==> flow/design.v (excerpt) <==
module std_fp_smult_pipe #(
    parameter WIDTH = 32,
    parameter INT_WIDTH = 16,
    parameter FRAC_WIDTH = 16
) (
    input  [WIDTH-1:0]              left,
    input  [WIDTH-1:0]              right,
    input  logic                    reset,
    input  logic                    go,
    input  logic                    clk,
    output logic [WIDTH-1:0]        out,
    output logic                    done
);
  std_fp_mult_pipe #(
    .WIDTH(WIDTH),
    .INT_WIDTH(INT_WIDTH),
    .FRAC_WIDTH(FRAC_WIDTH),
    .SIGNED(1)
  ) comp (
    .clk(clk),
    .done(done),
    .reset(reset),
    .go(go),
    .left(left),
    .right(right),
    .out(out)
  );
endmodule
clock: 7.5 ns
lec_check: 0
abc_area: 0
cap_margin: 20
cell_pad_in_sites_detail_placement: 2
cell_pad_in_sites_global_placement: 0
core_margin: 9
core_utilization: 26
cts_cluster_size: 53
gpl_timing_driven: 0
max_routing_layer: met4
slew_margin: 20
tns_end_percent: 25
run.sh (not shown) runs the stock make flow with config.mk's settings and CLKGATE_MAP_FILE=.
The starting point finished with negative setup slack left.
==> next run, changes <==
- ABC_AREA: 0 -> not set
- CELL_PAD_IN_SITES_DETAIL_PLACEMENT: 2 -> 1
- CELL_PAD_IN_SITES_GLOBAL_PLACEMENT: 0 -> not set
- CORE_MARGIN: 9 -> 2
- CORE_UTILIZATION: 26 -> 40
- GPL_TIMING_DRIVEN: 0 -> not set
- MAX_ROUTING_LAYER: met4 -> not set
- TNS_END_PERCENT: 25 -> not set
Result:
- The changed run finished with timing, DRC and antenna clean
- worst setup slack gains 560 ps
- hold slack loses 25 ps
- routed wire length came out lower by 45%
- count of clock-buffer cells in the layout does not change
- via count goes down by 17%
- synthesized area stays the same
- cell count is lower by 13%
- cell area shrinks by 5.0%
- combinational power fell by 22%
- register-to-register slack gets better by 560 ps
==> next run, changes <==
- CELL_PAD_IN_SITES_DETAIL_PLACEMENT: 1 -> not set
- CORE_UTILIZATION: 40 -> 68
- CTS_CLUSTER_DIAMETER: not set -> 55
- CTS_CLUSTER_SIZE: 53 -> not set
- SETUP_SLACK_MARGIN: not set -> 1.07
The new run finished with timing, DRC and antenna clean.
Global-route usage is higher by 16 points.
Count of clock-buffer cells in the layout decreases by 1.
Die size goes down by about 40%.
Combinational power increases by 20%.
Routed wire length came out higher by about 3.6%.
Power grows by 13%.
Non-clock buffer count rose by 134.
==> next run, changes <==
- CTS_CLUSTER_DIAMETER: 55 -> not set
- CTS_CLUSTER_SIZE: not set -> 39
- SETUP_SLACK_MARGIN: 1.07 -> not set
- clock period: 7.5 -> 5.72 ns (I/O delays scaled with it)
After rerunning: With this change the flow ran to the end with violations: negative setup slack; first-iteration DRC count drops by about 2%; utilization rises by 2.5 points; register-to-register slack is worse by 1700 ps; die size stays the same; final cell count increases by about 3.7%; global-route usage went up by 0.79 points; non-clock buffer count went up by 157; clock skew goes up by 6.8 ps; critical path depth came out higher by 1; via count climbs by about 1%; combinational power rose by 41%.
==> next run, changes <==
- CORE_UTILIZATION: 68 -> 72
- CTS_CLUSTER_SIZE: 39 -> not set
- PLACE_DENSITY: not set -> 0.65
- SETUP_SLACK_MARGIN: not set -> -0.5
- clock period: 5.72 -> 6.61 ns (I/O delays scaled with it)
Result: The new run finished but failed the layout checks on negative setup slack; combinational power went down by about a fifth; count of clock-buffer cells in the layout stays the same; die size went down by a few percent; cell count shrinks slightly; setup slack is better by 690 ps; power came out lower by about a fifth; global-route usage is lower by 0.23 points.

run F:
std_fp_smult_pipe again, from the RTL that the note above started with.
// std_fp_smult_pipe
module std_fp_smult_pipe #(
    parameter WIDTH = 32,
    parameter INT_WIDTH = 16,
    parameter FRAC_WIDTH = 16
) (
    input  [WIDTH-1:0]              left,
    input  [WIDTH-1:0]              right,
    input  logic                    reset,
    input  logic                    go,
    input  logic                    clk,
    output logic [WIDTH-1:0]        out,
    output logic                    done
);
clock: 7.73 ns
lec_check: 0
cap_margin: 0
cell_pad_in_sites_detail_placement: 0
core_margin: 2
core_utilization: 72
cts_cluster_diameter: 100
cts_cluster_size: 38
gpl_routability_driven: 0
place_density: 0.36
setup_slack_margin: 1.03
slew_margin: 15
Having completed the whole flow, run F delivered a layout that passed the timing, DRC and antenna checks.
Changes in run Z relative to run F:
Settings: PLACE_DENSITY no longer set, was 0.36; CELL_PAD_IN_SITES_DETAIL_PLACEMENT no longer set, was 0; CORE_UTILIZATION now 40, was 72; GPL_ROUTABILITY_DRIVEN no longer set, was 0; CAP_MARGIN now 20, was 0; SLEW_MARGIN now 20, was 15; CTS_CLUSTER_DIAMETER no longer set, was 100; SETUP_SLACK_MARGIN no longer set, was 1.03; CTS_CLUSTER_SIZE no longer set, was 38; the clock period (ns, I/O delays scaled along) now 7.37, was 7.73.
Results
Run Z: no failed stages, no open violations at the end. Clock period minus final worst setup slack (higher): run F. Power down 2.9% in run Z wrt run F. Re utilization: run F was higher than run Z. In the metrics for run Z and run F, the one carrying the lower non-clock buffer count is run Z. Higher routed wire length was reported by run F, not run Z. Run Z: worst setup slack 200 ps below run F. The combined global-route utilization of all metal layers number comes out higher for run F vs run Z.

Starting RTL as in the previous note.
==> flow/config.mk <==
export PLATFORM = sky130hd
export DESIGN_NAME = std_fp_smult_pipe
export DESIGN_NICKNAME = std_fp_smult_pipe
export VERILOG_FILES = /design/flow/design.v
export SDC_FILE = /design/flow/constraint.sdc
export NUM_CORES = 4
export LEC_CHECK = 0
export ABC_AREA = 1
export CAP_MARGIN = 20
export CORE_ASPECT_RATIO = 0.74
export CORE_MARGIN = 2
export CORE_UTILIZATION = 72
export CTS_CLUSTER_DIAMETER = 175
export CTS_CLUSTER_SIZE = 96
export SLEW_MARGIN = 20
export TNS_END_PERCENT = 5
==> flow/constraint.sdc <==
create_clock -name core_clock -period 4.29 [get_ports {clk}]
set_input_delay 0.8580 -clock core_clock [delete_from_list [all_inputs] [get_ports {clk}]]
set_output_delay 0.8580 -clock core_clock [all_outputs]
set_load 0.01 [all_outputs]
The first run reached the layout checks and failed them: negative setup slack.
Edit:
ABC_AREA = unset   (was 1)
CORE_ASPECT_RATIO = unset   (was 0.74)
CTS_CLUSTER_DIAMETER = unset   (was 175)
CTS_CLUSTER_SIZE = unset   (was 96)
PLACE_DENSITY_LB_ADDON = 0.19   (was unset)
TNS_END_PERCENT = unset   (was 5)
clock period = 7.02 ns   (was 4.29 ns; I/O delays follow)
=>
- The new run finished with negative setup slack left
- design area drops by a little under a tenth
- core utilization drops by 0.27 points
- worst setup slack improved by 2.2 ns
- sequential power drops by well over a third
- power drops by well over a third
- wire length drops by a little under a tenth
- sequential cell count stays the same
- non-clock buffer count drops by 99
- count of clock-buffer cells in the layout does not change
- hold slack got worse by 0.017 ns
- via count drops by about a fifth
Edit:
ABC_AREA = 1   (was unset)
CTS_CLUSTER_SIZE = 39   (was unset)
HOLD_SLACK_MARGIN = 0.3   (was unset)
PLACE_DENSITY = 0.7   (was unset)
PLACE_DENSITY_LB_ADDON = unset   (was 0.19)
clock period = 5.39 ns   (was 7.02 ns; I/O delays follow)
After rerunning: The new run produced a layout that fails on negative setup slack. Power climbs by about 60%. Sequential power climbs by about 30%. Via count climbs by 38%. Synthesized cell count climbs by 29%. Final area climbs by 15%. Combinational power climbs by about 80%. Wire length climbs by 48%. Synthesized area climbs by about 6%. Final cell count climbs by 29%. Global-route usage climbs by 7.5 points. Die area climbs by about 6%.
Edit:
ABC_AREA = unset   (was 1)
CORE_UTILIZATION = 40   (was 72)
CTS_CLUSTER_SIZE = unset   (was 39)
HOLD_SLACK_MARGIN = unset   (was 0.3)
PLACE_DENSITY = unset   (was 0.7)
clock period = 7.5 ns   (was 5.39 ns; I/O delays follow)
With this change the flow ran to the end with no violations.
Maximum frequency is higher by a little under a tenth.
Design area came out lower by about a fifth.
Core utilization goes down by 47 points.
Wire length drops by well over a third.
Power fell by well over a third.
Count of clock-buffer cells in the layout is higher by 1.
Die area increases by well over a third.
Critical path depth drops by 3.

Setup of oak:
The RTL this note starts from:
==> flow/design.v <==
module std_fp_mult_pipe #(
    parameter WIDTH = 32,
    parameter INT_WIDTH = 16,
    parameter FRAC_WIDTH = 16,
    parameter SIGNED = 0
) (
    input  logic [WIDTH-1:0] left,
    input  logic [WIDTH-1:0] right,
    input  logic             go,
    input  logic             clk,
    input  logic             reset,
    output logic [WIDTH-1:0] out,
    output logic             done
);
  logic [WIDTH-1:0]          rtmp;
  logic [WIDTH-1:0]          ltmp;
  logic [(WIDTH << 1) - 1:0] out_tmp;
  logic done_buf[2:0];
  assign done = done_buf[2];
  assign out = out_tmp[(WIDTH << 1) - INT_WIDTH - 1 : WIDTH - INT_WIDTH];
  logic start;
  assign start = go & done_buf[0] == 0 & done_buf[1] == 0;
  always_ff @(posedge clk) begin
    if (start)
      done_buf[0] <= 1;
    else
      done_buf[0] <= 0;
  end
  always_ff @(posedge clk) begin
    if (go) begin
      done_buf[2] <= done_buf[1];
      done_buf[1] <= done_buf[0];
    end else begin
      done_buf[2] <= 0;
      done_buf[1] <= 0;
    end
  end
  always_ff @(posedge clk) begin
    if (reset) begin
      rtmp <= 0;
      ltmp <= 0;
      out_tmp <= 0;
    end else if (go) begin
      if (SIGNED) begin
        rtmp <= $signed(right);
        ltmp <= $signed(left);
        out_tmp <= $signed(
          { {WIDTH{ltmp[WIDTH-1]}}, ltmp} *
          { {WIDTH{rtmp[WIDTH-1]}}, rtmp}
        );
      end else begin
        rtmp <= right;
        ltmp <= left;
        out_tmp <= ltmp * rtmp;
      end
    end else begin
      rtmp <= 0;
      ltmp <= 0;
      out_tmp <= out_tmp;
    end
  end
endmodule
module std_fp_smult_pipe #(
    parameter WIDTH = 32,
    parameter INT_WIDTH = 16,
    parameter FRAC_WIDTH = 16
) (
    input  [WIDTH-1:0]              left,
    input  [WIDTH-1:0]              right,
    input  logic                    reset,
    input  logic                    go,
    input  logic                    clk,
    output logic [WIDTH-1:0]        out,
    output logic                    done
);
  std_fp_mult_pipe #(
    .WIDTH(WIDTH),
    .INT_WIDTH(INT_WIDTH),
    .FRAC_WIDTH(FRAC_WIDTH),
    .SIGNED(1)
  ) comp (
    .clk(clk),
    .done(done),
    .reset(reset),
    .go(go),
    .left(left),
    .right(right),
    .out(out)
  );
endmodule
export LEC_CHECK = 0
export CAP_MARGIN = 40
export CELL_PAD_IN_SITES_DETAIL_PLACEMENT = 0
export CORE_MARGIN = 2
export CORE_UTILIZATION = 72
export CTS_CLUSTER_DIAMETER = 100
export CTS_CLUSTER_SIZE = 38
export GPL_ROUTABILITY_DRIVEN = 0
export PLACE_DENSITY = 0.37
export SETUP_SLACK_MARGIN = 1.03
export SLEW_MARGIN = 15
create_clock -name core_clock -period 7.96 [get_ports {clk}]
Relative to oak, the following input files were edited for birch:
- setting GPL_TIMING_DRIVEN to 0 for the first time
- changing CELL_PAD_IN_SITES_DETAIL_PLACEMENT from 0 to 2
- changing CTS_CLUSTER_DIAMETER from 100 to 207
- setting CORE_ASPECT_RATIO to 0.67 for the first time
- setting MAX_ROUTING_LAYER to met4 for the first time
- setting HOLD_SLACK_MARGIN to -0.02 for the first time
- changing CORE_UTILIZATION from 72 to 53
- setting MIN_ROUTING_LAYER to met2 for the first time
- changing SLEW_MARGIN from 15 to 20
- changing CTS_CLUSTER_SIZE from 38 to 51
- changing SETUP_SLACK_MARGIN from 1.03 to -0.56
- changing CAP_MARGIN from 40 to 20
- changing PLACE_DENSITY from 0.37 to 0.87
- setting ABC_AREA to 0 for the first time
==> results <==
3_5_place_dp: birch exited with error
Number of top-level pins came out exactly the same in oak and birch.
Diff birch..oak | summed instance area of the synthesized netlist | unchanged
Horizontal die dimension | birch above oak
As far as post-synthesis share of cell area spent on and-or and or-and gates goes, birch and oak are indistinguishable; the numbers are identical.
Looking at oak and birch, the async set or reset register ratio after synthesis is a wash.
Between birch and oak, it is birch whose vertical die dimension is lower, by 4.5%.
Summary of birch over oak: die area has increased, site row count shows a reduction of 3.
Power and IR drop assume default switching activity.
